==> design/flow/design.v <==
`timescale 1ns / 1ps
module checkfr_fsm(
    input [31:0] num_in,
    input clk, rst, r_i,
    output res,
    output reg r_o
    );
    reg [4:0] lst;
    reg [4:0] iter;
    reg res_rg;
    reg [1:0] state;
    reg [31:0] num;
    always@(posedge clk)
    begin
        if(rst)
            state <= 2'b00;
        else
        case(state)
        2'b00: if(r_i)
            begin
                lst <= 5'b11111;
                iter <= 0;
                res_rg <= 0;
                num <= num_in;
                state <= 2'b01;
            end
        2'b01:
            begin
                for(iter = 0; iter <= 22; iter = iter + 1)
                begin
                    if (lst == 5'b11111 && num[iter])
                        lst = iter;
                    else
                        lst = lst;
                end
                state <= 2'b10;
            end
        2'b10:
            begin
                if (num[30:23] > 7'b1111111)
                begin
                   res_rg = num[31] || ((22-(num[30:23]-7'b1111111)) >= lst) && (lst!=5'b11111);
                end
                else
                begin
                    res_rg = 1;
                end
                state <= 2'b00;
            end
        default:
            state <= 2'b00;
        endcase
    end
    always@(posedge clk)
    begin
        if(rst)
            r_o <= 0;
        else if(state == 2'b10)
            r_o <= 1;
        else
            r_o <= 0;
    end
    assign res = res_rg;
endmodule
`timescale 1ns / 1ps
module sum_fsm(
    input clk, rst, r_i,
    input [31:0] a, b,
    output [31:0] res,
    output reg r_o
    );
    reg [3:0] state;
    reg [31:0] mx;
    reg [31:0] mn;
    reg [24:0] mant;
    reg [22:0] mant_res;
    reg [8:0] exp;
    reg [4:0] carry;
    reg [4:0] iter;
    reg [31:0] res_reg;
    always@(posedge clk)
    begin
        if(rst)
            state <= 3'b000;
        else
        case(state)
            3'b000:
            begin
                state <= 3'b001;
                mx <= 0;
                mn <= 0;
                mant_res <= 0;
                mant <= 0;
                exp <= 0;
                carry <= 0;
                iter <= 0;
                res_reg <= 0;
            end
            3'b001: if(r_i)
            begin
                mx = (a[30:23] > b[30:23]) ? a : (((a[30:23] == b[30:23])) ? (a[22:0] > b[22:0] ? a : b) : b );
                mn = (a == mx) ? b : a;
                state <= 3'b010;
            end
            3'b010:
            begin
                mant <= (mx[31]^mn[31]) ? {1'b1, mx[22:0]} - ({1'b1, mn[22:0]} >> (mx[30:23]-mn[30:23])): {1'b1, mx[22:0]}+({1'b1, mn[22:0]} >> (mx[30:23]-mn[30:23]));
                state <= 3'b011;
            end
            3'b011:
            begin
                for(iter = 0; iter <= 24; iter = iter + 1)
                begin
                    if(mant[iter])
                        carry = iter;
                    else
                        carry = carry;
                end
                state <= 3'b100;
            end
            3'b100:
            begin
                mant_res <= mant[24] ? (mant >> 1) : (mant << (23-carry)); 
                state <= 3'b101;
            end
            3'b101:
            begin
                exp <= mx[30:23]+carry-5'b10111;
                state <= 3'b110;
            end
            3'b110:
            begin
                res_reg <= mx[31] ? {1'b1, exp[7:0], mant_res} : {1'b0, exp[7:0], mant_res};
                state <= 3'b111;
            end
            3'b111:
                state <= 3'b000;
            default:
                state <= 3'b000;
        endcase
    end
    always@(posedge clk)
    begin
        if(rst)
            r_o <= 0;
        else
        case(state)
            3'b000: r_o <= 0;
            3'b111: r_o <= 1;
        endcase
    end
    assign res = res_reg;
endmodule
`timescale 1ns / 1ps
module del_fsm(
    input [31:0] n, x,
    input clk, rst, r_i,
    output [31:0] res,
    output reg r_o
    );
    reg [24:0] divisible;
    reg [24:0] divider;
    reg [7:0] divs_exp;
    reg [7:0] divd_exp;
    reg divd_fb;
    reg divs_fb;
    reg [4:0] state;
    reg [4:0] iter;
    reg [23:0] mant_res;
    reg [24:0] reminder;
    reg [4:0] carry;
    reg [4:0] carry_sh;
    reg [8:0] exp;
    reg [31:0] res_reg;
    always@(posedge clk)
    begin
        if(rst)
            state <= 5'b00000;
        else
        case(state)
            5'b00000:
            begin
                divisible <= 0;
                divider <= 0;
                divs_exp <= 0;
                divd_exp <= 0;
                divd_fb <= 0;
                divs_fb <= 0;
                iter <= 0;
                mant_res <= 0;
                reminder <= 0;
                carry <= 0;
                res_reg <= 0;
                state <= 5'b00001;
            end
            5'b00001: if(r_i)
            begin
                divisible <= {1'b1, n[22:0]};
                divider <= {1'b1, x[22:0]};
                divs_exp <= n[30:23];
                divd_exp <= x[30:23];
                divd_fb <= n[31];
                divs_fb <= x[31];
                state <= 5'b00010;
            end
            5'b00010:
            begin
                if(divisible >= divider)
                begin
                    divisible <= divisible-divider;
                    mant_res <= mant_res +1'b1;
                    state <= 5'b00010;
                end
                else
                begin
                    reminder <= divisible;
                    state <= 5'b00011;
                end
            end
            5'b00011:
            begin
                reminder <= reminder << 1;
                state <= 5'b00100;
            end
            5'b00100:
            begin
                if(!mant_res[23])
                    state <= 5'b00101;
                else
                    state <= 5'b01010;  
            end
            5'b00101:
            begin
                if(reminder < divider)
                begin
                    mant_res <= mant_res << 1;
                    reminder <= reminder << 1;
                    state <= 5'b01001;
                end
                else
                    state <= 5'b00110;
            end
            5'b00110:
            begin
                mant_res <= (mant_res << 1) + 1'b1;
                state <= 5'b00111;
            end
            5'b00111:
            begin
                reminder <= reminder - divider;
                state <= 5'b01000;
            end
            5'b01000:
            begin
                reminder <= reminder << 1;
                state <= 5'b01001;
            end
            5'b01001:
            begin
                if(iter < 22)
                begin
                    iter <= iter + 1;
                    state <= 5'b00100;
                end
                else
                begin
                    state <= 5'b01010;
                    iter <= 0;
                end
            end
            5'b01010:  
            begin
                if(iter <= 23)
                    state <= 5'b01011;
                else
                    state <= 5'b01100;
            end
            5'b01011:
            begin
                if(mant_res[iter])
                begin
                    carry <= iter;
                    state <= 5'b01101;
                end
                else
                    state <= 5'b01101;
            end
            5'b01101:
            begin
                iter <= iter + 1;
                state <= 5'b01010;
            end
            5'b01100:
            begin
                carry_sh <= 23 - carry;
                state <= 5'b01110;
            end
            5'b01110:
            begin
                mant_res <= mant_res << carry_sh;
                state <= 5'b01111;
            end
            5'b01111:
            begin
                exp <= {1'b0,divs_exp}+7'b1111111-{1'b0,divd_exp};
                state <= 5'b10000;
            end
            5'b10000:
            begin
                res_reg <= {divs_fb^divd_fb, exp[7:0]-5'b10111+carry, mant_res[22:0]};
                state <= 5'b10001;
            end
            5'b10001:
            begin
                state <= 5'b00000;
            end
            default:
                state <= 5'b00000;
        endcase
    end
    always@(posedge clk)
    begin
        if(rst)
            r_o <= 0;
        else if(state == 5'b10001)
            r_o <= 1;
        else
            r_o <= 0;
    end    
    assign res = res_reg;
endmodule
`timescale 1ns / 1ps
module pow2_fsm(
    input [31:0] x,  
    input clk,
    input rst,
    input r_i,
    output [31:0] res,
    output err,
    output reg r_o
    );
    reg [8:0] exp_in;
    reg [22:0] mant_in;
    reg fb;
    reg [8:0] exp;
    reg [47:0] mant;
    reg [22:0] mant_res;
    reg [2:0] state;
    reg [31:0] res_reg;
    reg over;
    always@(posedge clk)
    begin
        if(rst)
            state <= 3'b000;
        else
        case(state)
        3'b000: if(r_i)
        begin
            exp_in <= x[30:23];
            mant_in <= x[22:0];
            fb <= x[31];
            exp <= 0;
            mant <= 0;
            mant_res <= 0;
            over <= 0;
            res_reg <= 0;
            state <= 3'b001;
        end
        3'b001:
        begin
            mant <= {1'b1,mant_in}*{1'b1,mant_in};
            state <= 3'b010;
        end
        3'b010:
        begin
            mant_res <= mant[47] ? mant[46:24] : mant[45:23];  
            state <= 3'b011;
        end
        3'b011:
        begin
            exp <= {1'b0,exp_in}+{1'b0,exp_in}-9'b001111111+mant[47];
            state <= 3'b100;
        end
        3'b100:
        begin
            res_reg = {1'b0, exp[7:0], mant_res};
            over = exp_in[7] ? {exp_in, mant_in} > res_reg[30:0] : {exp_in, mant_in} < res_reg[30:0];
            state <= 3'b101;
        end
        3'b101:
        begin
            state <= 3'b000;
        end
        default:
            state <= 3'b000;
        endcase
    end
    always@(posedge clk)
    begin
        if(rst)
            r_o <= 0;
        else if(state == 3'b101)
            r_o <= 1;
        else
            r_o <= 0;
    end
    assign res = res_reg;
    assign err = over;
endmodule
`timescale 1ns / 1ps
module fsm(
    input [15:0] dataIn,
    input R_I,
    input reset,
    input clk,
    output reg r_o,
    output reg [1:0] err,
    output [31:0] dataOut,
    output ready
    );
    reg [3:0] state;
    reg [31:0] reg_x;
    reg [31:0] reg_n;
    reg [31:0] counter;
    reg [31:0] step1;
    reg [31:0] step2;
    reg fr_i;
    reg fr_flag;
    wire fr_o;
    wire fr_res;
    reg incr_i;
    reg incr_flag;
    wire incr_o;
    wire [31:0] inc_res;
    reg sm_ri;
    reg sm_flag;
    wire sm_ro;
    wire [31:0] sm_res;
    reg dl_ri;
    reg dl_flag;
    wire dl_ro;
    wire [31:0] dl_res;
    reg pw_ri;
    reg pw_flag;
    wire pw_ro;
    wire pw_err;
    wire [31:0] pw_res;
    always@(posedge clk)
    begin
        if(reset)
        begin
            state <= 0;
            fr_i <= 0;
            incr_i <= 0;
            sm_ri <= 0;
            dl_ri <= 0;
            pw_ri <= 0;
        end
        else
        begin
            case(state)
                4'b0000:
                begin
                    reg_x <= 0;
                    reg_n <= 0;
                    counter <= 0;
                    err <= 0;
                    state <= 4'b0001;
                    fr_i <= 0;
                    fr_flag <= 1;
                    incr_i <= 0;
                    incr_flag <= 1;
                    sm_ri <= 0;
                    sm_flag <= 1;
                    dl_ri <= 0;
                    dl_flag <= 1;
                    pw_ri <= 0;
                    pw_flag <= 1;
                end
                4'b0001: if(R_I)
                begin
                    reg_x[31:16] <= dataIn;
                    state <= 4'b0010;
                end
                4'b0010: if(R_I)
                begin
                    reg_x[15:0] <= dataIn;
                    if ({reg_x[31:16], dataIn} == 0)
                    begin 
                        err <= 2'b11;
                        state <= 4'b1110;
                    end
                    else
                        state <= 4'b0011;    
                end
                4'b0011: if(R_I)
                begin
                    reg_n[31:16] <= dataIn;
                    state <= 4'b0100;
                end
                4'b0100: if(R_I)
                begin
                    reg_n[15:0] <= dataIn;
                    state <= 4'b1100;
                end
                4'b1100:  
                begin
                    if(fr_o)
                    begin
                        if(fr_res)
                        begin
                            err <= 2'b10;
                            reg_x <= 0;
                            fr_flag <= 1;
                            state <= 4'b1110;
                        end
                        else
                        begin
                            fr_flag <= 1;
                            state <= 4'b1101;
                        end
                    end
                    else
                    begin
                        if(fr_flag)
                        begin
                            fr_i <= 1;
                            fr_flag <= 0;
                        end
                        else
                            fr_i <= 0;
                   end
                end
                4'b1101:
                begin
                    state <= 4'b0101;
                end
                4'b0101:  
                begin
                    if(incr_o)
                    begin
                        counter <= inc_res;
                        if (inc_res[30:23]>reg_n[30:23] ? 1 : (inc_res[30:23]==reg_n[30:23] ? inc_res[22:0]>=reg_n[22:0] : 0))
                        begin
                            state <= 4'b0000;
                            incr_flag <= 1;
                        end
                        else
                        begin
                            incr_flag <= 1;
                            state <= 4'b0110;
                        end
                    end
                    else
                    begin
                        if(incr_flag)
                        begin
                            incr_i <= 1;
                            incr_flag <= 0;
                        end
                        else
                            incr_i <= 0;
                    end    
                end
                4'b0110:  
                begin
                    if(pw_ro)
                    begin
                        if (pw_err)
                        begin
                            err <= 2'b01;
                            reg_x <= 0;
                            state <= 4'b1110;
                            pw_flag <= 1;
                        end
                        else
                        begin
                            pw_flag <= 1;
                            step1 <= pw_res;
                            state <= 4'b0111;
                        end
                    end
                    else
                    begin
                        if(pw_flag)
                        begin
                            pw_ri <= 1;
                            pw_flag <= 0;
                        end
                        else
                            pw_ri <= 0;
                    end
                end
                4'b0111:  
                begin
                    if(dl_ro)
                    begin
                        dl_flag <= 1;
                        step2 <= dl_res;
                        state <= 4'b1000;
                    end
                    else
                    begin
                        if(dl_flag)
                        begin
                            dl_ri <= 1;
                            dl_flag <= 0;
                        end
                        else
                            dl_ri <= 0;
                   end
                end
                4'b1000:  
                begin
                    if(sm_ro)
                    begin
                        sm_flag <= 1;
                        reg_x <= sm_res;
                        state <= 4'b1110;
                    end
                    else
                    begin
                        if(sm_flag)
                        begin
                            sm_ri <= 1;
                            sm_flag <= 0;
                        end
                        else
                            sm_ri <= 0;
                    end
                end
                4'b1110:  
                begin
                    if(err==0)
                        state <= 4'b0101;
                    else
                        state <= 4'b0000;
                end
            endcase 
        end
    end
    always@(posedge clk)
    begin
        if(reset)
            r_o <= 0;
        else
        case(state)
            4'b0000: r_o <= 0;
            4'b0101: r_o <= 0;
            4'b1110: r_o <= 1;
            4'b1101: r_o <= 1;
        endcase
    end
    assign dataOut = reg_x;
    assign ready = (state == 4'b0001) || (state == 4'b0010) ||
                   (state == 4'b0011) || (state == 4'b0100);
    checkfr_fsm FR(
        .clk(clk),
        .rst(reset),
        .r_i(fr_i),
        .num_in(reg_n),
        .res(fr_res),
        .r_o(fr_o)
    );
    sum_fsm INCR(
        .clk(clk),
        .rst(reset),
        .r_i(incr_i),
        .r_o(incr_o),
        .a(counter),
        .b(32'b00111111100000000000000000000000),
        .res(inc_res)
    );
    sum_fsm SM(
        .clk(clk),
        .rst(reset),
        .r_i(sm_ri),
        .r_o(sm_ro),
        .a(step1),
        .b(step2),
        .res(sm_res)
    );
    pow2_fsm PW(
        .clk(clk),
        .rst(reset),
        .r_i(pw_ri),
        .r_o(pw_ro),
        .x(reg_x),
        .err(pw_err),
        .res(pw_res)
    );
    del_fsm DL(
        .clk(clk),
        .rst(reset),
        .r_i(dl_ri),
        .r_o(dl_ro),
        .n(reg_n),
        .x(reg_x),
        .res(dl_res)
    );
endmodule
==> design/flow/run.sh <==
#!/bin/bash
# the make line also repeats each setting of config.mk as NAME=value (left out here)
make -C /OpenROAD-flow-scripts/flow DESIGN_CONFIG=/design/flow/config.mk WORK_HOME=/design/flow/orfs CLKGATE_MAP_FILE= finish
==> design/flow/config.mk <==
export PLATFORM = sky130hd
export DESIGN_NAME = fsm
export DESIGN_NICKNAME = fsm
export VERILOG_FILES = /design/flow/design.v
export SDC_FILE = /design/flow/constraint.sdc
export NUM_CORES = 4
export LEC_CHECK = 0
export ABC_AREA = 1
export CAP_MARGIN = 20
export CORE_MARGIN = 2
export CORE_UTILIZATION = 72
export CTS_CLUSTER_SIZE = 99
export SLEW_MARGIN = 20
==> design/flow/constraint.sdc <==
create_clock -name core_clock -period 5.47 [get_ports {clk}]
set_input_delay 1.0940 -clock core_clock [delete_from_list [all_inputs] [get_ports {clk}]]
set_output_delay 1.0940 -clock core_clock [all_outputs]
set_load 0.01 [all_outputs]
==> results of run 1 <==
==> cell type report <==
class | count | area (sq um)
diodes | 18 | 45.0
clock buffers | 120 | 2430
well taps | 1176 | 1470
flip-flops and latches | 874 | 25600
clock inverters | 39 | 463
inverters | 1660 | 6250
repair buffers | 810 | 6730
multi-input cells | 4756 | 35100
repair inverters | 1 | 16.3
fillers | 4391 | 12100
==> repair_timing <==
action                                  4_1_cts  5_1_grt
resized                                     333      295
hold buffers                                  0        0
hold endpoints to repair                      0        0
pin swaps                                   180      261
endpoints found under the setup margin       60      147
setup buffers                               168      107
gates cloned                                  2        4
==> routing by layer <==
metal | part of all wire, % | routed length [um]
met5 | 0.072 | 169
met2 | 44 | 103000
met3 | 14 | 33000
met4 | 10 | 24200
met1 | 32 | 74100
==> run notes, run 1 <==
fresh numbers from the pnr run: status=finished with violations, failing layout criteria=capacitance limit, slew limit, setup timing, post-detailed-route via-to-cell ratio=6.48, cell area after technology mapping=65700 sq um, RR Startpoint=PW.mant_in[13], sinks on the clock net=874, Core Area=90100 sq um, Slowest Stage Delay on Critical Path=0.58 ns, average detailed-routed wire length per instance=24.8 um, synthesized instance count=7545, Max power group=registers, number of global-route vias before repair=59600, Die Y-Extent=306 um, clock tree from TritonCTS=yes, largest driver fanout on the critical path=5, share of total power in combinational logic=27.1%, number of flops mapped to enable cells by yosys=808, drt total wl=235000 um, unrepaired setup endpoints after global routing=true, CP Buf/Inv Count=12, endpoint of the worst register-to-register path=PW.mant[46], Worst Path Arrival=9.11 ns, class of the most critical hold timing path=reg2reg, final hold violations=0, Skew-Pair Late Insertion Delay=0.71 ns, clock period minus final worst setup slack=8.59 ns, reg-to-reg setup timing slack=-3.12 ns, final core utilization=86.6%, number of H-tree branching levels=3, summed standard-cell area reported by yosys=65700 sq um, total clock buffers created by CTS=87, I/O pins=55, routed vias=61300, worst hold path stage count=0, synthesized-area fraction occupied by xor and xnor cells=1.57%, simple-gate portion of the synthesized area=15.1%, routing usage on met3=13.5%, First-pass DRT Iterations=14, total half-perimeter wirelength after legalization and detailed placement=151000 um, CTS Root Cell=clkbuf_16, internal power component=13.2 mW, number of placed cells counting well taps=9082, endpoint of the most critical setup path=PW.mant[46], Seq/Total Area, Yosys=39.0%, commonest cells in the netlist=inv_1, nand2_1, edfxtp_1, FFs w/ async S/R, synth=0%, crit path max-delay cell type=fa_1, maximum ir drop on the vdd rail=0.326 mV, FF+latch count, synth=874, period utilization=157%, maxcap violations=1, Crit path required time=5.99 ns, count of synthesis-stage warnings from yosys=5, worst setup slack before clock tree synthesis=-2.84 ns, critical path startpoint category=register, clk slew on worst S/H paths=0.09 ns, met2 layer usage reported by global route=73.1%, endpoints failing setup=65, Net Sw Frac=31.9%, Die Span X=306 um, Std-Cell Rows=110, number of nets in the final layout=9093, OpenROAD warning count=43, Routability Congestion=0.982, combined global-route utilization of all metal layers=46.6%, Net Switching=6.19 mW, met1 usage=54.9%, post-synthesis to final-layout area growth=18.9%, startpoint of the worst setup timing path=PW.mant_in[13], final total negative setup slack=-93.51 ns, top logic cell family in the synthesized netlist=adder cells, Final Slew Violations=3, unique cell type count in the Yosys netlist=65, Hold Crit Start=DL.res_reg[13], placed cell area=71500 sq um, reported clock group power=6.47 mW, post-synthesis cell type with the largest combined area=edfxtp_1, Mux area share=0.183%, worst setup slack after layout=-3.12 ns, length in cells of the worst reg-to-reg path=46, largest net degree at the start of global routing=65, Sequential Power Share=39.6%, power density of the placed cells=248 nW/um^2, Adder-Cell Fraction of Synth Area=21.8%, cell type with the highest occurrence count on the critical path=fa_1, mean instance size in the synthesized netlist=8.71 sq um, initial antenna violation count=24, critical path capture point type=register, number of design rule violations left after detail routing=0, leading post-synthesis cells by cell area=edfxtp_1, fa_1, inv_1, ha_1, nand2_1, hold-critical path endpoint=step2[13], Clock Path Buffers=3, type of the worst setup path=reg2reg, DR iter-0 viols=10600, Clk network pwr share=33.4%, combinational cell power=5.25 mW, Power Total=19.4 mW, Layout Cell Area excl Fill=78100 sq um, Post-Synthesis Net Count=8448, final worst hold slack=0.383 ns, global-route wire length before repair=333000 um, power drawn by the sequential cells=7.67 mW, total of buffers placed on input and output ports=54, logic depth of the worst setup path including buffers=46, fin cells=9454, Detail Route Antenna Nets=0, Main synth FF type=edfxtp_1, initial standard-cell utilization of the core=72.9%, cell count in the Yosys report=7545, Leak Pwr=37.6 nW, worst setup skew after layout=0.0610 ns, critical path's top delay family=adder cells, total die area=93700 sq um, maximum frequency from static timing analysis=116 MHz, Worst Tran Pin Value=1.79 ns, final global-route overflow total=0, yosys aoi share=11.4%, top-area cell type share of the netlist area=36.9%, Max-Slew Margin vs Limit=-20.5%, most congested layer reported by global routing=met2, cell with the most instances after synthesis=inv_1
==> run 2, diff against run 1 <==
Settings changed: CAP_MARGIN 20 to 40, CELL_PAD_IN_SITES_DETAIL_PLACEMENT set to 1, CORE_MARGIN 2 to 7, CORE_UTILIZATION 72 to 40, CTS_CLUSTER_SIZE 99 to 48, GPL_ROUTABILITY_DRIVEN set to 0, GPL_TIMING_DRIVEN set to 0, MAX_ROUTING_LAYER set to met5, MIN_ROUTING_LAYER set to met1, PLACE_DENSITY_LB_ADDON set to 0.04, SLEW_MARGIN 20 to 35.
Clock period 5.47 ns to 10.0 ns, I/O delays scaled along.
==> run notes, run 2 <==
fresh numbers from the pnr run: count of synthesis-stage warnings from yosys=5 (unchanged), Layout Cell Area excl Fill=73700 sq um (was 78100 sq um), number of design rule violations left after detail routing=0 (unchanged), top logic cell family in the synthesized netlist=adder cells (unchanged), unique cell type count in the Yosys netlist=65 (unchanged), Die Span X=419 um (was 306 um), final worst hold slack=0.415 ns (was 0.383 ns), endpoint of the most critical setup path=PW.mant[44] (was PW.mant[46]), total half-perimeter wirelength after legalization and detailed placement=180000 um (was 151000 um), combinational cell power=1.54 mW (was 5.25 mW), worst setup slack after layout=0.467 ns (was -3.12 ns), Detail Route Antenna Nets=0 (unchanged), reg-to-reg setup timing slack=0.47 ns (was -3.12 ns), post-detailed-route via-to-cell ratio=5.28 (was 6.48), Die Y-Extent=419 um (was 306 um), synthesized instance count=7545 (unchanged), global-route wire length before repair=336000 um (was 333000 um), largest net degree at the start of global routing=26 (was 65), DR iter-0 viols=4041 (was 10600), OpenROAD warning count=34 (was 43), maxcap violations=0 (was 1), critical path startpoint category=register (unchanged), power density of the placed cells=131 nW/um^2 (was 248 nW/um^2), clock tree from TritonCTS=yes (unchanged), cell type with the highest occurrence count on the critical path=inv_1 (was fa_1), post-synthesis to final-layout area growth=12.3% (was 18.9%), simple-gate portion of the synthesized area=15.1% (unchanged), critical path's top delay family=adder cells (unchanged), Mux area share=0.183% (unchanged), number of nets in the final layout=8702 (was 9093), total die area=176000 sq um (was 93700 sq um), area taken by flip-flops and latches=25600 sq um (about the same), Worst Tran Pin Value=0.973 ns (was 1.79 ns), logic depth of the worst setup path including buffers=43 (was 46), Clk network pwr share=40.7% (was 33.4%), Main synth FF type=edfxtp_1 (unchanged), endpoints failing setup=0 (was 65), sinks on the clock net=874 (unchanged), yosys aoi share=11.4% (unchanged), number of placed cells counting well taps=9818 (was 9082), I/O pins=55 (unchanged), First-pass DRT Iterations=5 (was 14), initial standard-cell utilization of the core=40.3% (was 72.9%), Std-Cell Rows=148 (was 110), worst hold path stage count=0 (unchanged), routed vias=53100 (was 61300), final hold violations=0 (unchanged), maximum frequency from static timing analysis=105 MHz (was 116 MHz), average detailed-routed wire length per instance=22.2 um (was 24.8 um), class of the most critical hold timing path=reg2reg (unchanged), Leak Pwr=34.8 nW (was 37.6 nW), Max-Slew Margin vs Limit=35.1% (was -20.5%), mean instance size in the synthesized netlist=8.71 sq um (unchanged), FFs w/ async S/R, synth=0% (unchanged), hold-critical path endpoint=step1[29] (was step2[13]), clock period minus final worst setup slack=9.53 ns (was 8.59 ns), Seq/Total Area, Yosys=39.0% (unchanged), final core utilization=45.3% (was 86.6%), RR Startpoint=PW.mant_in[15] (was PW.mant_in[13]), status=timing/DRC/antenna clean (was finished with violations), cell count in the Yosys report=7545 (unchanged), summed standard-cell area reported by yosys=65700 sq um (unchanged), final total negative setup slack=0 ns (was -93.51 ns), Final Slew Violations=0 (was 3), Skew-Pair Late Insertion Delay=0.71 ns (about the same), Max power group=registers (unchanged), Power Total=9.63 mW (was 19.4 mW), FF+latch count, synth=874 (unchanged), total clock buffers created by CTS=102 (was 87), final global-route overflow total=0 (unchanged), multi-input combinational cell area=33200 sq um (was 35100 sq um), reported clock group power=3.92 mW (was 6.47 mW), fin cells=10100 (was 9454), maximum ir drop on the vdd rail=0.131 mV (was 0.326 mV), largest driver fanout on the critical path=10 (was 5), startpoint of the worst setup timing path=PW.mant_in[15] (was PW.mant_in[13]), internal power component=6.88 mW (was 13.2 mW), post-synthesis cell type with the largest combined area=edfxtp_1 (unchanged), number of global-route vias before repair=54500 (was 59600), type of the worst setup path=reg2reg (unchanged), power drawn by the sequential cells=4.18 mW (was 7.67 mW), worst setup skew after layout=0.0248 ns (was 0.0610 ns), commonest cells in the netlist=inv_1, nand2_1, edfxtp_1 (unchanged), CP Buf/Inv Count=10 (was 12), cell with the most instances after synthesis=inv_1 (unchanged), period utilization=95.3% (was 157%), Net Sw Frac=28.6% (was 31.9%), worst setup slack before clock tree synthesis=-0.220 ns (was -2.84 ns), share of total power in combinational logic=16.0% (was 27.1%), synthesized-area fraction occupied by xor and xnor cells=1.57% (unchanged), Sequential Power Share=43.4% (was 39.6%), fillcell total=19300 (was 4391), total of buffers placed on input and output ports=54 (unchanged), initial antenna violation count=20 (was 24), CTS Root Cell=clkbuf_16 (unchanged), number of flops mapped to enable cells by yosys=808 (unchanged), crit path max-delay cell type=edfxtp_1 (was fa_1), Post-Synthesis Net Count=8448 (unchanged), Worst Path Arrival=9.97 ns (was 9.11 ns), clk slew on worst S/H paths=0.06 ns (was 0.09 ns), combined global-route utilization of all metal layers=24.9% (was 46.6%), leading post-synthesis cells by cell area=edfxtp_1, fa_1, inv_1, ha_1, nand2_1 (unchanged), placed cell area=69800 sq um (was 71500 sq um), Crit path required time=10.44 ns (was 5.99 ns), Net Switching=2.76 mW (was 6.19 mW), critical path capture point type=register (unchanged), Clock Path Buffers=3 (unchanged), Adder-Cell Fraction of Synth Area=21.8% (unchanged), top-area cell type share of the netlist area=36.9% (unchanged), Hold Crit Start=PW.res_reg[29] (was DL.res_reg[13]), cell area after technology mapping=65700 sq um (unchanged), Core Area=163000 sq um (was 90100 sq um), Slowest Stage Delay on Critical Path=0.58 ns (about the same), drt total wl=224000 um (was 235000 um), length in cells of the worst reg-to-reg path=43 (was 46), endpoint of the worst register-to-register path=PW.mant[44] (was PW.mant[46]), number of H-tree branching levels=3 (unchanged)
## run 2: area by class of cell
| cell class | count | area share, % |
|---|---|---|
| inverter | 1660 | 8.45 |
| clock inverter | 70 | 1.03 |
| tap | 2175 | 3.69 |
| antenna | 3 | 0.0102 |
| sequential | 874 | 34.7 |
| clock buffer | 123 | 3.68 |
| multi-input combinational | 4756 | 45.0 |
| timing repair buffer | 150 | 2.10 |
| buffer | 255 | 1.40 |
## run 2: layer usage
layer	track usage, %	up-vias	wire length, um
met2	38.9	1335	98200
met3	3.32	258	12700
met4	6.51	2	6060
met5	0	-	13
met1	36.8	26700	107000
li1	-	24900	-
## run 2: repair_timing
| item | in CTS | in global routing |
|---|---|---|
| gates resized | 12 | 53 |
| hold buffers | 0 | 0 |
| buffers inserted | 22 | 24 |
| setup endpoints to repair | 8 | 12 |
==> run 3, diff against run 2 <==
Settings changed: ABC_AREA 1 to unset, CORE_MARGIN 7 to 2, GPL_TIMING_DRIVEN 0 to 1, MIN_ROUTING_LAYER met1 to met2, PLACE_DENSITY_LB_ADDON 0.04 to unset.
==> run notes, run 3 <==
fresh numbers from the pnr run: combined global-route utilization of all metal layers=36.7% (was 24.9%), post-detailed-route via-to-cell ratio=7.75 (was 5.28), Final Slew Violations=0 (unchanged), class of the most critical hold timing path=reg2reg (unchanged), combinational cell power=1.29 mW (was 1.54 mW), Std-Cell Rows=149 (was 148), initial standard-cell utilization of the core=40.3% (about the same), clock period minus final worst setup slack=9.29 ns (was 9.53 ns), global-route wire length before repair=318000 um (was 336000 um), DR iter-0 viols=14100 (was 4041), largest net degree at the start of global routing=70 (was 26), power drawn by the sequential cells=4.20 mW (was 4.18 mW), hold-critical path endpoint=step2[15] (was step1[29]), type of the worst setup path=reg2reg (unchanged), drt total wl=211000 um (was 224000 um), FF+latch count, synth=874 (unchanged), critical path's top delay family=adder cells (unchanged), unrepaired setup endpoints after global routing=false, sinks on the clock net=874 (unchanged), Hold Crit Start=DL.res_reg[15] (was PW.res_reg[29]), simple-gate portion of the synthesized area=14.9% (was 15.1%), Slowest Stage Delay on Critical Path=0.70 ns (was 0.58 ns), worst hold path stage count=0 (unchanged), worst setup slack before clock tree synthesis=0.826 ns (was -0.220 ns), final global-route overflow total=0 (unchanged), number of H-tree branching levels=3 (unchanged), maximum ir drop on the vdd rail=0.140 mV (was 0.131 mV), Die Y-Extent=411 um (was 419 um), CTS Root Cell=clkbuf_16 (unchanged), unique cell type count in the Yosys netlist=93 (was 65), top logic cell family in the synthesized netlist=adder cells (unchanged), maximum frequency from static timing analysis=108 MHz (was 105 MHz), crit path max-delay cell type=a2111oi_0 (was edfxtp_1), power density of the placed cells=126 nW/um^2 (was 131 nW/um^2), yosys aoi share=10.7% (was 11.4%), total of buffers placed on input and output ports=54 (unchanged), final core utilization=44.3% (was 45.3%), worst setup slack after layout=0.707 ns (was 0.467 ns), placed cell area=69700 sq um (was 69800 sq um), Worst Tran Pin Value=0.966 ns (was 0.973 ns), Skew-Pair Late Insertion Delay=0.76 ns (was 0.71 ns), fin cells=8555 (was 10100), status=timing/DRC/antenna clean (unchanged), Power Total=9.22 mW (was 9.63 mW), synthesized-area fraction occupied by xor and xnor cells=3.11% (was 1.57%), Worst Path Arrival=9.79 ns (was 9.97 ns), number of global-route vias before repair=76500 (was 54500), post-cts repair resize count=0 (was 12), number of nets in the final layout=7152 (was 8702), final hold violations=0 (unchanged), RR Startpoint=PW.mant_in[7] (was PW.mant_in[15]), FFs w/ async S/R, synth=0% (unchanged), leading post-synthesis cells by cell area=edfxtp_1, fa_1, ha_1, inv_1, and2_1 (was edfxtp_1, fa_1, inv_1, ha_1, nand2_1), clk slew on worst S/H paths=0.07 ns (was 0.06 ns), average detailed-routed wire length per instance=24.7 um (was 22.2 um), Detail Route Antenna Nets=0 (unchanged), Max power group=registers (unchanged), Post-Synthesis Net Count=7143 (was 8448), startpoint of the worst setup timing path=PW.mant_in[7] (was PW.mant_in[15]), Die Span X=411 um (was 419 um), Layout Cell Area excl Fill=73100 sq um (was 73700 sq um), post-synthesis cell type with the largest combined area=edfxtp_1 (unchanged), Crit path required time=10.50 ns (was 10.44 ns), Adder-Cell Fraction of Synth Area=21.5% (was 21.8%), First-pass DRT Iterations=30 (was 5), number of placed cells counting well taps=8334 (was 9818), endpoints failing setup=0 (unchanged), total half-perimeter wirelength after legalization and detailed placement=156000 um (was 180000 um), maxcap violations=0 (unchanged), commonest cells in the netlist=edfxtp_1, inv_1, ha_1 (was inv_1, nand2_1, edfxtp_1), Seq/Total Area, Yosys=38.5% (was 39.0%), cell count in the Yosys report=6240 (was 7545), endpoint of the most critical setup path=PW.mant[47] (was PW.mant[44]), count of synthesis-stage warnings from yosys=5 (unchanged), mean instance size in the synthesized netlist=10.6 sq um (was 8.71 sq um), number of design rule violations left after detail routing=0 (unchanged), final total negative setup slack=0 ns (unchanged), Clk network pwr share=40.5% (was 40.7%), share of total power in combinational logic=14.0% (was 16.0%), length in cells of the worst reg-to-reg path=27 (was 43), top-area cell type share of the netlist area=36.5% (was 36.9%), total clock buffers created by CTS=93 (was 102), initial antenna violation count=9 (was 20), Max-Slew Margin vs Limit=35.6% (was 35.1%), Post-CTS Hold Buffers=0 (unchanged), Main synth FF type=edfxtp_1 (unchanged), OpenROAD warning count=35 (was 34), internal power component=6.65 mW (was 6.88 mW), Net Sw Frac=27.9% (was 28.6%), I/O pins=55 (unchanged), Mux area share=5.18% (was 0.183%), post-synthesis to final-layout area growth=10.0% (was 12.3%), cell area after technology mapping=66400 sq um (was 65700 sq um), largest driver fanout on the critical path=11 (was 10), cell with the most instances after synthesis=edfxtp_1 (was inv_1), cell type with the highest occurrence count on the critical path=fa_1 (was inv_1), worst setup skew after layout=0.0546 ns (was 0.0248 ns), final worst hold slack=0.418 ns (was 0.415 ns), critical path capture point type=register (unchanged), logic depth of the worst setup path including buffers=27 (was 43), Core Area=165000 sq um (was 163000 sq um), Leak Pwr=30.2 nW (was 34.8 nW), Net Switching=2.57 mW (was 2.76 mW), CP Buf/Inv Count=6 (was 10), routed vias=66300 (was 53100), clock tree from TritonCTS=yes (unchanged), reported clock group power=3.74 mW (was 3.92 mW), Clock Path Buffers=3 (unchanged), Post-CTS Setup Repair Bufs=0 (was 22), critical path startpoint category=register (unchanged), period utilization=92.9% (was 95.3%), summed standard-cell area reported by yosys=66400 sq um (was 65700 sq um), total die area=169000 sq um (was 176000 sq um), endpoint of the worst register-to-register path=PW.mant[47] (was PW.mant[44]), reg-to-reg setup timing slack=0.71 ns (was 0.47 ns), Sequential Power Share=45.5% (was 43.4%), synthesized instance count=6240 (was 7545), number of flops mapped to enable cells by yosys=808 (unchanged)
## run 3: layout make-up
cell class / instances / area, sq um
sequential: 874 / 25600
clock inverter: 49 / 647
multi-input combinational: 4323 / 37000
clock buffer: 121 / 2510
fill: 18000 / 91900
timing repair buffer: 164 / 1470
tap: 2189 / 2740
antenna: 42 / 105
inverter: 793 / 2980
## run 3: routing by layer
metal | GRT usage [%] | part of all wire (%) | vias up
met5 | 18.8 | 1.7 | -
met4 | 9.88 | 11 | 109
met3 | 46.9 | 40 | 2644
met2 | 43.1 | 47 | 19300
met1 | - | 0 | 22700
li1 | - | - | 21600
==> run 4, diff against run 3 <==
Settings changed: CAP_MARGIN 40 to 20, CELL_PAD_IN_SITES_DETAIL_PLACEMENT 1 to unset, CTS_CLUSTER_SIZE 48 to unset, GPL_ROUTABILITY_DRIVEN 0 to unset, GPL_TIMING_DRIVEN 1 to unset, MAX_ROUTING_LAYER met5 to unset, MIN_ROUTING_LAYER met2 to unset, SETUP_SLACK_MARGIN set to 0.37, SLEW_MARGIN 35 to 20.
Clock period 10.0 ns to 9.17 ns, I/O delays scaled along.
==> run notes, run 4 <==
fresh numbers from the pnr run: startpoint of the worst setup timing path=PW.mant_in[8] (was PW.mant_in[7]), Net Switching=2.62 mW (was 2.57 mW), synthesized instance count=6240 (unchanged), synthesized-area fraction occupied by xor and xnor cells=3.11% (unchanged), Skew-Pair Late Insertion Delay=0.70 ns (was 0.76 ns), Adder-Cell Fraction of Synth Area=21.5% (unchanged), Crit path required time=9.63 ns (was 10.50 ns), Layout Cell Area excl Fill=72900 sq um (was 73100 sq um), Sequential Power Share=46.6% (was 45.5%), critical path startpoint category=register (unchanged), share of total power in combinational logic=13.2% (was 14.0%), worst setup slack after layout=0.798 ns (was 0.707 ns), Leak Pwr=30.2 nW (about the same), number of design rule violations left after detail routing=0 (unchanged), largest net degree at the start of global routing=70 (unchanged), clk slew on worst S/H paths=0.06 ns (was 0.07 ns), simple-gate portion of the synthesized area=14.9% (unchanged), final worst hold slack=0.418 ns (about the same), summed standard-cell area reported by yosys=66400 sq um (unchanged), worst setup skew after layout=0.0424 ns (was 0.0546 ns), routed vias=46900 (was 66300), sinks on the clock net=874 (unchanged), average detailed-routed wire length per instance=21.9 um (was 24.7 um), Die Y-Extent=411 um (unchanged), Mux area share=5.18% (unchanged), crit path max-delay cell type=edfxtp_1 (was a2111oi_0), Hold Crit Start=PW.res_reg[4] (was DL.res_reg[15]), drt total wl=187000 um (was 211000 um), critical path's top delay family=adder cells (unchanged), global-route wire length before repair=285000 um (was 318000 um), yosys aoi share=10.7% (unchanged), I/O pins=55 (unchanged), number of placed cells counting well taps=8327 (was 8334), maximum ir drop on the vdd rail=0.151 mV (was 0.140 mV), number of global-route vias before repair=46200 (was 76500), worst setup slack before clock tree synthesis=0.401 ns (was 0.826 ns), endpoint of the most critical setup path=PW.mant[46] (was PW.mant[47]), mean instance size in the synthesized netlist=10.6 sq um (unchanged), initial standard-cell utilization of the core=40.3% (unchanged), Max power group=registers (unchanged), internal power component=7.18 mW (was 6.65 mW), total clock buffers created by CTS=93 (unchanged), number of nets in the final layout=7151 (was 7152), cell with the most instances after synthesis=edfxtp_1 (unchanged), status=timing/DRC/antenna clean (unchanged), initial antenna violation count=13 (was 9), Slowest Stage Delay on Critical Path=0.67 ns (was 0.70 ns), RR Startpoint=PW.mant_in[8] (was PW.mant_in[7]), final total negative setup slack=0 ns (unchanged), endpoints failing setup=0 (unchanged), Post-CTS Hold Buffers=0 (unchanged), power drawn by the sequential cells=4.57 mW (was 4.20 mW), Post-Synthesis Net Count=7143 (unchanged), Max-Slew Margin vs Limit=23.0% (was 35.6%), maximum frequency from static timing analysis=119 MHz (was 108 MHz), Worst Tran Pin Value=1.16 ns (was 0.966 ns), top logic cell family in the synthesized netlist=adder cells (unchanged), unrepaired setup endpoints after global routing=false (unchanged), Seq/Total Area, Yosys=38.5% (unchanged), Core Area=165000 sq um (unchanged), Power Total=9.80 mW (was 9.22 mW), cell area after technology mapping=66400 sq um (unchanged), final hold violations=0 (unchanged), hold-critical path endpoint=step1[4] (was step2[15]), critical path capture point type=register (unchanged), maxcap violations=0 (unchanged), Net Sw Frac=26.7% (was 27.9%), CTS Root Cell=clkbuf_16 (unchanged), total die area=169000 sq um (unchanged), clock period minus final worst setup slack=8.37 ns (was 9.29 ns), reported clock group power=3.94 mW (was 3.74 mW), unique cell type count in the Yosys netlist=93 (unchanged), final global-route overflow total=0 (unchanged), CP Buf/Inv Count=5 (was 6), cell count in the Yosys report=6240 (unchanged), length in cells of the worst reg-to-reg path=25 (was 27), period utilization=91.3% (was 92.9%), OpenROAD warning count=34 (was 35), combined global-route utilization of all metal layers=22.0% (was 36.7%), type of the worst setup path=reg2reg (unchanged), class of the most critical hold timing path=reg2reg (unchanged), commonest cells in the netlist=edfxtp_1, inv_1, ha_1 (unchanged), total half-perimeter wirelength after legalization and detailed placement=144000 um (was 156000 um), cell type with the highest occurrence count on the critical path=fa_1 (unchanged), combinational cell power=1.30 mW (was 1.29 mW), reg-to-reg setup timing slack=0.80 ns (was 0.71 ns), FF+latch count, synth=874 (unchanged), Routability Congestion=0.898, Worst Path Arrival=8.83 ns (was 9.79 ns), post-synthesis to final-layout area growth=9.80% (was 10.0%), number of flops mapped to enable cells by yosys=808 (unchanged), top-area cell type share of the netlist area=36.5% (unchanged), final core utilization=44.2% (was 44.3%), logic depth of the worst setup path including buffers=25 (was 27), count of synthesis-stage warnings from yosys=5 (unchanged), fin cells=8526 (was 8555), clock tree from TritonCTS=yes (unchanged), Detail Route Antenna Nets=0 (unchanged), largest driver fanout on the critical path=11 (unchanged), worst hold path stage count=0 (unchanged), placed cell area=69600 sq um (was 69700 sq um), power density of the placed cells=134 nW/um^2 (was 126 nW/um^2), First-pass DRT Iterations=22 (was 30), DR iter-0 viols=4241 (was 14100), Die Span X=411 um (unchanged), post-synthesis cell type with the largest combined area=edfxtp_1 (unchanged), Std-Cell Rows=149 (unchanged), leading post-synthesis cells by cell area=edfxtp_1, fa_1, ha_1, inv_1, and2_1 (unchanged), Clock Path Buffers=3 (unchanged), Final Slew Violations=0 (unchanged), post-detailed-route via-to-cell ratio=5.50 (was 7.75), endpoint of the worst register-to-register path=PW.mant[46] (was PW.mant[47]), FFs w/ async S/R, synth=0% (unchanged), Main synth FF type=edfxtp_1 (unchanged), total of buffers placed on input and output ports=54 (unchanged), number of H-tree branching levels=3 (unchanged), Clk network pwr share=40.2% (was 40.5%)
[run 4: timing repair]
| action | in CTS | in global routing |
|---|---|---|
| setup endpoints to repair | 0 | 6 |
| buffers inserted | 0 | 12 |
| resized | 0 | 2 |
[run 4: area by class of cell]
type,count,area [sq um]
Tap cell,2189,2740
Multi-Input combinational cell,4323,37000
Inverter,793,2980
Clock inverter,53,554
Fill cell,15400,92100
Clock buffer,123,2610
Antenna cell,8,20.0
Sequential cell,874,25600
Timing Repair Buffer,163,1390
[run 4: routing by layer]
| metal | routed length (um) | part of all wire, % | track usage (%) | vias up |
|---|---|---|---|---|
| met2 | 83500 | 45 | 33.7 | 1550 |
| li1 | - | - | - | 21800 |
| met5 | 7 | 0.0037 | 0 | - |
| met4 | 4710 | 2.5 | 5.62 | 2 |
| met1 | 85800 | 46 | 32.4 | 23300 |
| met3 | 13000 | 6.9 | 3.38 | 238 |
==> run 5, diff against run 4 <==
Settings changed: CORE_UTILIZATION 40 to 71, CTS_CLUSTER_SIZE set to 99, PLACE_DENSITY set to 0.35, SETUP_SLACK_MARGIN 0.37 to 1.07.
Clock period 9.17 ns to 7.33 ns, I/O delays scaled along.
==> run notes, run 5 <==
fresh numbers from the pnr run: power density of the placed cells=169 nW/um^2 (was 134 nW/um^2), FFs w/ async S/R, synth=0% (unchanged), fin cells=7805 (was 8526), average detailed-routed wire length per instance=23.5 um (was 21.9 um), drt total wl=183000 um (was 187000 um), logic depth of the worst setup path including buffers=26 (was 25), class of the most critical hold timing path=reg2reg (unchanged), Slowest Stage Delay on Critical Path=0.54 ns (was 0.67 ns), unrepaired setup endpoints after global routing=true (was false), hold-critical path endpoint=step2[17] (was step1[4]), CTS Root Cell=clkbuf_16 (unchanged), largest driver fanout on the critical path=5 (was 11), Worst Path Arrival=7.96 ns (was 8.83 ns), Routability Congestion=0.980 (was 0.898), multi-input combinational cell area=38000 sq um (was 37000 sq um), Leak Pwr=31.5 nW (was 30.2 nW), sinks on the clock net=874 (unchanged), share of total power in combinational logic=15.2% (was 13.2%), endpoints failing setup=14 (was 0), highest routed layer=met5 (unchanged), initial antenna violation count=3 (was 13), initial standard-cell utilization of the core=71.4% (was 40.3%), cell area after technology mapping=66400 sq um (unchanged), number of global-route vias before repair=48400 (was 46200), number of design rule violations left after detail routing=0 (unchanged), power drawn by the sequential cells=5.70 mW (was 4.57 mW), critical path capture point type=register (unchanged), post-detailed-route via-to-cell ratio=6.38 (was 5.50), post-synthesis to final-layout area growth=12.4% (was 9.80%), reported clock group power=4.98 mW (was 3.94 mW), FF+latch count, synth=874 (unchanged), Adder-Cell Fraction of Synth Area=21.5% (unchanged), Main synth FF type=edfxtp_1 (unchanged), startpoint of the worst setup timing path=PW.mant_in[16] (was PW.mant_in[8]), Clock Path Buffers=3 (unchanged), simple-gate portion of the synthesized area=14.9% (unchanged), number of nets in the final layout=7374 (was 7151), number of placed cells counting well taps=7554 (was 8327), total half-perimeter wirelength after legalization and detailed placement=135000 um (was 144000 um), leading post-synthesis cells by cell area=edfxtp_1, fa_1, ha_1, inv_1, and2_1 (unchanged), worst setup skew after layout=0.0428 ns (was 0.0424 ns), area taken by flip-flops and latches=25600 sq um (about the same), clock period minus final worst setup slack=7.56 ns (was 8.37 ns), routed vias=49800 (was 46900), maximum frequency from static timing analysis=132 MHz (was 119 MHz), met2 wire length=84400 um (was 83500 um), unique cell type count in the Yosys netlist=93 (unchanged), total of buffers placed on input and output ports=54 (unchanged), combinational cell power=1.91 mW (was 1.30 mW), placed cell area=69800 sq um (was 69600 sq um), final global-route overflow total=0 (unchanged), final core utilization=80.2% (was 44.2%), Sequential Power Share=45.3% (was 46.6%), Crit path required time=7.73 ns (was 9.63 ns), Max-Slew Margin vs Limit=25.4% (was 23.0%), fillcell total=5690 (was 15400), endpoint of the worst register-to-register path=PW.mant[44] (was PW.mant[46]), RR Startpoint=PW.mant_in[16] (was PW.mant_in[8]), First-pass DRT Iterations=7 (was 22), Seq/Total Area, Yosys=38.5% (unchanged), reg-to-reg setup timing slack=-0.23 ns (was 0.80 ns), synthesized-area fraction occupied by xor and xnor cells=3.11% (unchanged), period utilization=103% (was 91.3%), Clk network pwr share=39.5% (was 40.2%), synthesized instance count=6240 (unchanged), Max power group=registers (unchanged), mean instance size in the synthesized netlist=10.6 sq um (unchanged), Die Y-Extent=310 um (was 411 um), internal power component=9.19 mW (was 7.18 mW), Net Switching=3.40 mW (was 2.62 mW), status=finished with violations (was timing/DRC/antenna clean), endpoint of the most critical setup path=PW.mant[44] (was PW.mant[46]), top logic cell family in the synthesized netlist=adder cells (unchanged), yosys aoi share=10.7% (unchanged), Hold Crit Start=DL.res_reg[17] (was PW.res_reg[4]), length in cells of the worst reg-to-reg path=26 (was 25), worst setup slack after layout=-0.229 ns (was 0.798 ns), critical path startpoint category=register (unchanged), count of synthesis-stage warnings from yosys=5 (unchanged), Final Slew Violations=0 (unchanged), OpenROAD warning count=39 (was 34), number of H-tree branching levels=3 (unchanged), worst setup slack before clock tree synthesis=-0.560 ns (was 0.401 ns), Core Area=93000 sq um (was 165000 sq um), type of the worst setup path=reg2reg (unchanged), top-area cell type share of the netlist area=36.5% (unchanged), Post-Synthesis Net Count=7143 (unchanged), critical path's top delay family=adder cells (unchanged), cell type with the highest occurrence count on the critical path=fa_1 (unchanged), I/O pins=55 (unchanged), maximum ir drop on the vdd rail=0.190 mV (was 0.151 mV), summed standard-cell area reported by yosys=66400 sq um (unchanged), Worst Tran Pin Value=1.12 ns (was 1.16 ns), maxcap violations=0 (unchanged), worst hold path stage count=0 (unchanged), post-synthesis cell type with the largest combined area=edfxtp_1 (unchanged), cell with the most instances after synthesis=edfxtp_1 (unchanged), Skew-Pair Late Insertion Delay=0.70 ns (about the same), Std-Cell Rows=112 (was 149), clk slew on worst S/H paths=0.06 ns (about the same), crit path max-delay cell type=fa_1 (was edfxtp_1), largest net degree at the start of global routing=70 (unchanged), Net Sw Frac=27.0% (was 26.7%), cell count in the Yosys report=6240 (unchanged), total routed wire length on the met1 layer=71500 um (was 85800 um), Routed met3 length=18500 um (was 13000 um), combined global-route utilization of all metal layers=38.0% (was 22.0%), Die Span X=310 um (was 411 um), total die area=96000 sq um (was 169000 sq um), total clock buffers created by CTS=92 (was 93), commonest cells in the netlist=edfxtp_1, inv_1, ha_1 (unchanged), final hold violations=0 (unchanged), global-route wire length before repair=277000 um (was 285000 um), Power Total=12.6 mW (was 9.80 mW), Detail Route Antenna Nets=0 (unchanged), failing layout criteria=setup timing, Layout Cell Area excl Fill=74600 sq um (was 72900 sq um), clock tree from TritonCTS=yes (unchanged), DR iter-0 viols=6162 (was 4241), number of flops mapped to enable cells by yosys=808 (unchanged), CP Buf/Inv Count=6 (was 5), Mux area share=5.18% (unchanged)
==> run 5: layout make-up <==
class / instances / area share, %
Timing Repair Buffer: 387 / 4.32
Antenna cell: 1 / 0.00335
Clock inverter: 60 / 1.04
Tap cell: 1254 / 2.10
Multi-Input combinational cell: 4323 / 51.0
Inverter: 793 / 4.00
Sequential cell: 874 / 34.3
Clock buffer: 113 / 3.27
==> run 5: what timing repair did <==
item / 4_1_cts / 5_1_grt
resized: 62 / 164
hold buffers: 0 / 0
setup endpoints to repair: 37 / 39
setup buffers: 22 / 54
pin swaps: 39 / 94
==> run 5: routing by layer <==
| layer | GRT usage [%] | up-vias |
|---|---|---|
| li1 | - | 22200 |
| met1 | 52.4 | 24300 |
| met2 | 59.6 | 2798 |
| met3 | 7.45 | 538 |
| met4 | 15.6 | 4 |
| met5 | 0 | - |
==> run 5: through the flow <==
stage | hold slack, ns | TNS (ns)
floorplan | 0.400 | -0.00708
global placement | 0.401 | -3.27
detailed placement | 0.405 | -4.82
CTS | 0.414 | -1.48
global route | 0.425 | -6.32
finish | 0.414 | -1.82
==> run 6, diff against run 5 <==
Settings changed: ABC_AREA set to 0, CORE_UTILIZATION 71 to 68, PLACE_DENSITY 0.35 to unset, SETUP_SLACK_MARGIN 1.07 to -0.55, TNS_END_PERCENT set to 15.
Clock period 7.33 ns to 6.22 ns, I/O delays scaled along.
==> run notes, run 6 <==
fresh numbers from the pnr run: clock period minus final worst setup slack=7.52 ns (was 7.56 ns), logic depth of the worst setup path including buffers=26 (unchanged), synthesized-area fraction occupied by xor and xnor cells=3.11% (unchanged), Routed met3 length=17400 um (was 18500 um), reported clock group power=5.91 mW (was 4.98 mW), FF+latch count, synth=874 (unchanged), sinks on the clock net=874 (unchanged), largest driver fanout on the critical path=5 (unchanged), number of nets in the final layout=7512 (was 7374), worst setup slack after layout=-1.30 ns (was -0.229 ns), number of design rule violations left after detail routing=0 (unchanged), final hold violations=0 (unchanged), Crit path required time=6.64 ns (was 7.73 ns), yosys aoi share=10.7% (unchanged), power density of the placed cells=199 nW/um^2 (was 169 nW/um^2), combinational cell power=2.31 mW (was 1.91 mW), largest net degree at the start of global routing=71 (was 70), number of global-route vias before repair=49200 (was 48400), Slowest Stage Delay on Critical Path=0.54 ns (about the same), area taken by flip-flops and latches=25600 sq um (about the same), drt total wl=182000 um (was 183000 um), Std-Cell Rows=114 (was 112), worst setup skew after layout=0.0530 ns (was 0.0428 ns), unrepaired setup endpoints after global routing=true (unchanged), average detailed-routed wire length per instance=22.9 um (was 23.5 um), clk slew on worst S/H paths=0.06 ns (about the same), post-synthesis cell type with the largest combined area=edfxtp_1 (unchanged), First-pass DRT Iterations=8 (was 7), Core Area=96700 sq um (was 93000 sq um), type of the worst setup path=reg2reg (unchanged), count of synthesis-stage warnings from yosys=5 (unchanged), Leak Pwr=32.1 nW (was 31.5 nW), critical path's top delay family=adder cells (unchanged), OpenROAD warning count=39 (unchanged), summed standard-cell area reported by yosys=66400 sq um (unchanged), leading post-synthesis cells by cell area=edfxtp_1, fa_1, ha_1, inv_1, and2_1 (unchanged), Die Y-Extent=317 um (was 310 um), Mux area share=5.18% (unchanged), post-detailed-route via-to-cell ratio=6.23 (was 6.38), Worst Path Arrival=7.94 ns (was 7.96 ns), power drawn by the sequential cells=6.72 mW (was 5.70 mW), Seq/Total Area, Yosys=38.5% (unchanged), class of the most critical hold timing path=reg2reg (unchanged), combined global-route utilization of all metal layers=36.5% (was 38.0%), CTS Root Cell=clkbuf_16 (unchanged), post-synthesis to final-layout area growth=12.9% (was 12.4%), RR Startpoint=PW.mant_in[5] (was PW.mant_in[16]), maximum frequency from static timing analysis=133 MHz (was 132 MHz), Routability Congestion=0.964 (was 0.980), total routed wire length on the met1 layer=71800 um (was 71500 um), Skew-Pair Late Insertion Delay=0.70 ns (about the same), top-area cell type share of the netlist area=36.5% (unchanged), period utilization=121% (was 103%), commonest cells in the netlist=edfxtp_1, inv_1, ha_1 (unchanged), DR iter-0 viols=5815 (was 6162), failing layout criteria=setup timing (unchanged), Net Sw Frac=26.3% (was 27.0%), share of total power in combinational logic=15.4% (was 15.2%), Main synth FF type=edfxtp_1 (unchanged), mean instance size in the synthesized netlist=10.6 sq um (unchanged), Post-Synthesis Net Count=7143 (unchanged), final core utilization=77.5% (was 80.2%), Clock Path Buffers=3 (unchanged), worst hold path stage count=1 (was 0), Hold Crit Start=SM.state[7] (was DL.res_reg[17]), worst setup slack before clock tree synthesis=-1.49 ns (was -0.560 ns), FFs w/ async S/R, synth=0% (unchanged), crit path max-delay cell type=fa_1 (unchanged), endpoint of the worst register-to-register path=PW.mant[46] (was PW.mant[44]), CP Buf/Inv Count=6 (unchanged), initial standard-cell utilization of the core=68.7% (was 71.4%), Die Span X=317 um (was 310 um), unique cell type count in the Yosys netlist=93 (unchanged), Post-CTS Hold Buffers=0 (unchanged), Clk network pwr share=39.6% (was 39.5%), met2 wire length=85400 um (was 84400 um), hold-critical path endpoint=SM.state[0] (was step2[17]), initial antenna violation count=7 (was 3), number of H-tree branching levels=3 (unchanged), routed vias=49700 (was 49800), endpoints failing setup=27 (was 14), Detail Route Antenna Nets=0 (unchanged), Max power group=registers (unchanged), global-route wire length before repair=280000 um (was 277000 um), critical path startpoint category=register (unchanged), length in cells of the worst reg-to-reg path=26 (unchanged), internal power component=11.0 mW (was 9.19 mW), Sequential Power Share=45.0% (was 45.3%), fillcell total=6242 (was 5690), reg-to-reg setup timing slack=-1.30 ns (was -0.23 ns), status=finished with violations (unchanged), Adder-Cell Fraction of Synth Area=21.5% (unchanged), Net Switching=3.93 mW (was 3.40 mW), maxcap violations=0 (unchanged), total die area=100000 sq um (was 96000 sq um), total of buffers placed on input and output ports=54 (unchanged), Max-Slew Margin vs Limit=25.2% (was 25.4%), endpoint of the most critical setup path=PW.mant[46] (was PW.mant[44]), cell area after technology mapping=66400 sq um (unchanged), highest routed layer=met5 (unchanged), critical path capture point type=register (unchanged), simple-gate portion of the synthesized area=14.9% (unchanged), total half-perimeter wirelength after legalization and detailed placement=140000 um (was 135000 um), multi-input combinational cell area=37300 sq um (was 38000 sq um), cell with the most instances after synthesis=edfxtp_1 (unchanged), top logic cell family in the synthesized netlist=adder cells (unchanged), Worst Tran Pin Value=1.12 ns (about the same), clock tree from TritonCTS=yes (unchanged), number of flops mapped to enable cells by yosys=808 (unchanged), startpoint of the worst setup timing path=PW.mant_in[5] (was PW.mant_in[16]), synthesized instance count=6240 (unchanged), total clock buffers created by CTS=94 (was 92), maximum ir drop on the vdd rail=0.233 mV (was 0.190 mV), cell type with the highest occurrence count on the critical path=fa_1 (unchanged), cell count in the Yosys report=6240 (unchanged), Final Slew Violations=0 (unchanged), final global-route overflow total=0 (unchanged), I/O pins=55 (unchanged)
-- run 6: stage by stage --
step	hold slack [ns]	total power, mW	cells	area (sq um)	setup TNS, ns
6_report	0.403	14.9	7971	75000	-23.60
5_1_grt	0.423	15.4	7966	75000	-31.53
4_1_cts	0.401	14.9	7964	74800	-23.28
3_5_place_dp	0.405	9.06	7786	71400	-28.82
3_3_place_gp	0.400	9.02	7786	71400	-26.42
2_1_floorplan	0.400	8.17	6240	66600	-17.45
-- run 6: layout make-up --
type | count | area share [%]
multi-input cells | 4323 | 49.8
flip-flops and latches | 874 | 34.1
repair buffers | 523 | 5.55
inverters | 793 | 3.98
clock buffers | 116 | 3.37
well taps | 1276 | 2.13
clock inverters | 61 | 1.02
diodes | 5 | 0.0167
-- run 6: routing by layer --
metal / vias to the layer above / track usage (%)
met3: 460 / 6.85
li1: 22500 / -
met1: 24200 / 49.8
met4: 2 / 13.9
met5: - / 0
met2: 2523 / 58.8
-- run 6: timing repair --
action,4_1_cts,5_1_grt
gates cloned,0,0
resized,15,26
setup buffers,2,3
endpoints found under the setup margin,23,29
pin swaps,11,10
==> run 7, diff against run 6 <==
Settings changed: ABC_AREA 0 to unset, CORE_UTILIZATION 68 to 57, CTS_CLUSTER_SIZE 99 to unset, SETUP_SLACK_MARGIN -0.55 to unset, TNS_END_PERCENT 15 to unset.
Clock period 6.22 ns to 5.91 ns, I/O delays scaled along.
==> run notes, run 7 <==
fresh numbers from the pnr run: Sequential Power Share=44.2% (was 45.0%), cell area after technology mapping=66400 sq um (unchanged), initial antenna violation count=9 (was 7), post-detailed-route via-to-cell ratio=5.85 (was 6.23), startpoint of the worst setup timing path=PW.mant_in[2] (was PW.mant_in[5]), Slowest Stage Delay on Critical Path=0.56 ns (was 0.54 ns), status=finished with violations (unchanged), number of global-route vias before repair=49300 (was 49200), combined global-route utilization of all metal layers=30.9% (was 36.5%), Adder-Cell Fraction of Synth Area=21.5% (unchanged), Power Total=16.0 mW (was 14.9 mW), Skew-Pair Late Insertion Delay=0.70 ns (about the same), RR Startpoint=PW.mant_in[2] (was PW.mant_in[5]), length in cells of the worst reg-to-reg path=27 (was 26), CTS Root Cell=clkbuf_16 (unchanged), Net Sw Frac=26.7% (was 26.3%), Mux area share=5.18% (unchanged), unique cell type count in the Yosys netlist=93 (unchanged), synthesized instance count=6240 (unchanged), First-pass DRT Iterations=6 (was 8), Die Y-Extent=345 um (was 317 um), cell type with the highest occurrence count on the critical path=fa_1 (unchanged), area taken by flip-flops and latches=25600 sq um (about the same), critical path's top delay family=adder cells (unchanged), Crit path required time=6.35 ns (was 6.64 ns), Worst Path Arrival=7.85 ns (was 7.94 ns), number of flops mapped to enable cells by yosys=808 (unchanged), Detail Route Antenna Nets=0 (unchanged), crit path max-delay cell type=fa_1 (unchanged), cell count in the Yosys report=6240 (unchanged), largest driver fanout on the critical path=5 (unchanged), internal power component=11.7 mW (was 11.0 mW), sinks on the clock net=874 (unchanged), CP Buf/Inv Count=7 (was 6), average detailed-routed wire length per instance=22.1 um (was 22.9 um), combinational cell power=2.83 mW (was 2.31 mW), Max power group=registers (unchanged), period utilization=126% (was 121%), worst setup skew after layout=0.0324 ns (was 0.0530 ns), class of the most critical hold timing path=reg2reg (unchanged), Worst Tran Pin Value=1.14 ns (was 1.12 ns), total of buffers placed on input and output ports=54 (unchanged), number of design rule violations left after detail routing=0 (unchanged), Die Span X=345 um (was 317 um), final hold violations=0 (unchanged), simple-gate portion of the synthesized area=14.9% (unchanged), endpoints failing setup=25 (was 27), Core Area=116000 sq um (was 96700 sq um), endpoint of the most critical setup path=PW.mant[37] (was PW.mant[46]), largest net degree at the start of global routing=71 (unchanged), top-area cell type share of the netlist area=36.5% (unchanged), Routability Congestion=0.941 (was 0.964), failing layout criteria=setup timing (unchanged), I/O pins=55 (unchanged), maxcap violations=0 (unchanged), fillcell total=9151 (was 6242), worst setup slack after layout=-1.51 ns (was -1.30 ns), leading post-synthesis cells by cell area=edfxtp_1, fa_1, ha_1, inv_1, and2_1 (unchanged), unrepaired setup endpoints after global routing=true (unchanged), post-synthesis cell type with the largest combined area=edfxtp_1 (unchanged), global-route wire length before repair=286000 um (was 280000 um), initial standard-cell utilization of the core=57.3% (was 68.7%), critical path capture point type=register (unchanged), routed vias=49100 (was 49700), cell with the most instances after synthesis=edfxtp_1 (unchanged), critical path startpoint category=register (unchanged), Post-CTS Hold Buffers=0 (unchanged), number of H-tree branching levels=3 (unchanged), clock period minus final worst setup slack=7.42 ns (was 7.52 ns), maximum ir drop on the vdd rail=0.224 mV (was 0.233 mV), reported clock group power=6.09 mW (was 5.91 mW), post-synthesis to final-layout area growth=17.0% (was 12.9%), Main synth FF type=edfxtp_1 (unchanged), Post-Synthesis Net Count=7143 (unchanged), DR iter-0 viols=4369 (was 5815), type of the worst setup path=reg2reg (unchanged), fin cells=8395 (was 7971), mean instance size in the synthesized netlist=10.6 sq um (unchanged), reg-to-reg setup timing slack=-1.51 ns (was -1.30 ns), power drawn by the sequential cells=7.08 mW (was 6.72 mW), power density of the placed cells=206 nW/um^2 (was 199 nW/um^2), logic depth of the worst setup path including buffers=27 (was 26), final global-route overflow total=0 (unchanged), hold-critical path endpoint=step2[12] (was SM.state[0]), Std-Cell Rows=125 (was 114), total clock buffers created by CTS=94 (unchanged), maximum frequency from static timing analysis=135 MHz (was 133 MHz), clock tree from TritonCTS=yes (unchanged), total half-perimeter wirelength after legalization and detailed placement=142000 um (was 140000 um), clk slew on worst S/H paths=0.06 ns (about the same), number of placed cells counting well taps=8145 (was 7786), commonest cells in the netlist=edfxtp_1, inv_1, ha_1 (unchanged), endpoint of the worst register-to-register path=PW.mant[37] (was PW.mant[46]), Max-Slew Margin vs Limit=24.3% (was 25.2%), worst hold path stage count=0 (was 1), multi-input combinational cell area=38300 sq um (was 37300 sq um), Final Slew Violations=0 (unchanged), FF+latch count, synth=874 (unchanged), summed standard-cell area reported by yosys=66400 sq um (unchanged), OpenROAD warning count=39 (unchanged), Leak Pwr=33.1 nW (was 32.1 nW), Clock Path Buffers=3 (unchanged), drt total wl=186000 um (was 182000 um), FFs w/ async S/R, synth=0% (unchanged), yosys aoi share=10.7% (unchanged), count of synthesis-stage warnings from yosys=5 (unchanged), total die area=119000 sq um (was 100000 sq um), number of nets in the final layout=7691 (was 7512), Net Switching=4.28 mW (was 3.93 mW), Hold Crit Start=DL.res_reg[12] (was SM.state[7]), top logic cell family in the synthesized netlist=adder cells (unchanged), synthesized-area fraction occupied by xor and xnor cells=3.11% (unchanged), Clk network pwr share=38.1% (was 39.6%), share of total power in combinational logic=17.7% (was 15.4%), Seq/Total Area, Yosys=38.5% (unchanged)
[run 7: cell type report]
cell class	instances	area share, %
clock buffers	120	3.29
well taps	1524	2.45
flip-flops and latches	874	32.9
inverters	793	3.84
diodes	2	0.00644
repair buffers	702	7.34
clock inverters	57	0.838
multi-input cells	4323	49.3
[run 7: through the flow]
stage | setup slack, ns | area [sq um] | setup TNS, ns | utilization, % | hold WS (ns)
5_1_grt | -1.76 | 77700 | -36.84 | 67.0 | 0.412
3_5_place_dp | -1.96 | 72600 | -43.31 | 62.6 | 0.405
4_1_cts | -1.48 | 76700 | -30.08 | 66.2 | 0.401
3_3_place_gp | -1.84 | 72600 | -40.08 | 62.6 | 0.401
6_report | -1.51 | 77700 | -30.94 | 67.0 | 0.402
2_1_floorplan | -1.43 | 66700 | -24.66 | - | 0.400
[run 7: timing repair]
| item | in CTS | in global routing |
|---|---|---|
| cloned | 1 | 1 |
| endpoints found under the setup margin | 40 | 36 |
| gates resized | 134 | 164 |
| buffers inserted | 39 | 29 |
| pin swaps | 76 | 89 |
[run 7: routing by layer]
metal / share of wire [%] / GRT usage [%] / vias to the layer above
met4: 3.4 / 9.49 / 6
met1: 43 / 43.5 / 24200
met5: 0.022 / 0 / -
met3: 7.1 / 4.77 / 341
met2: 46 / 49.7 / 1725
li1: - / - / 22800
Power and IR drop assume default switching activity.
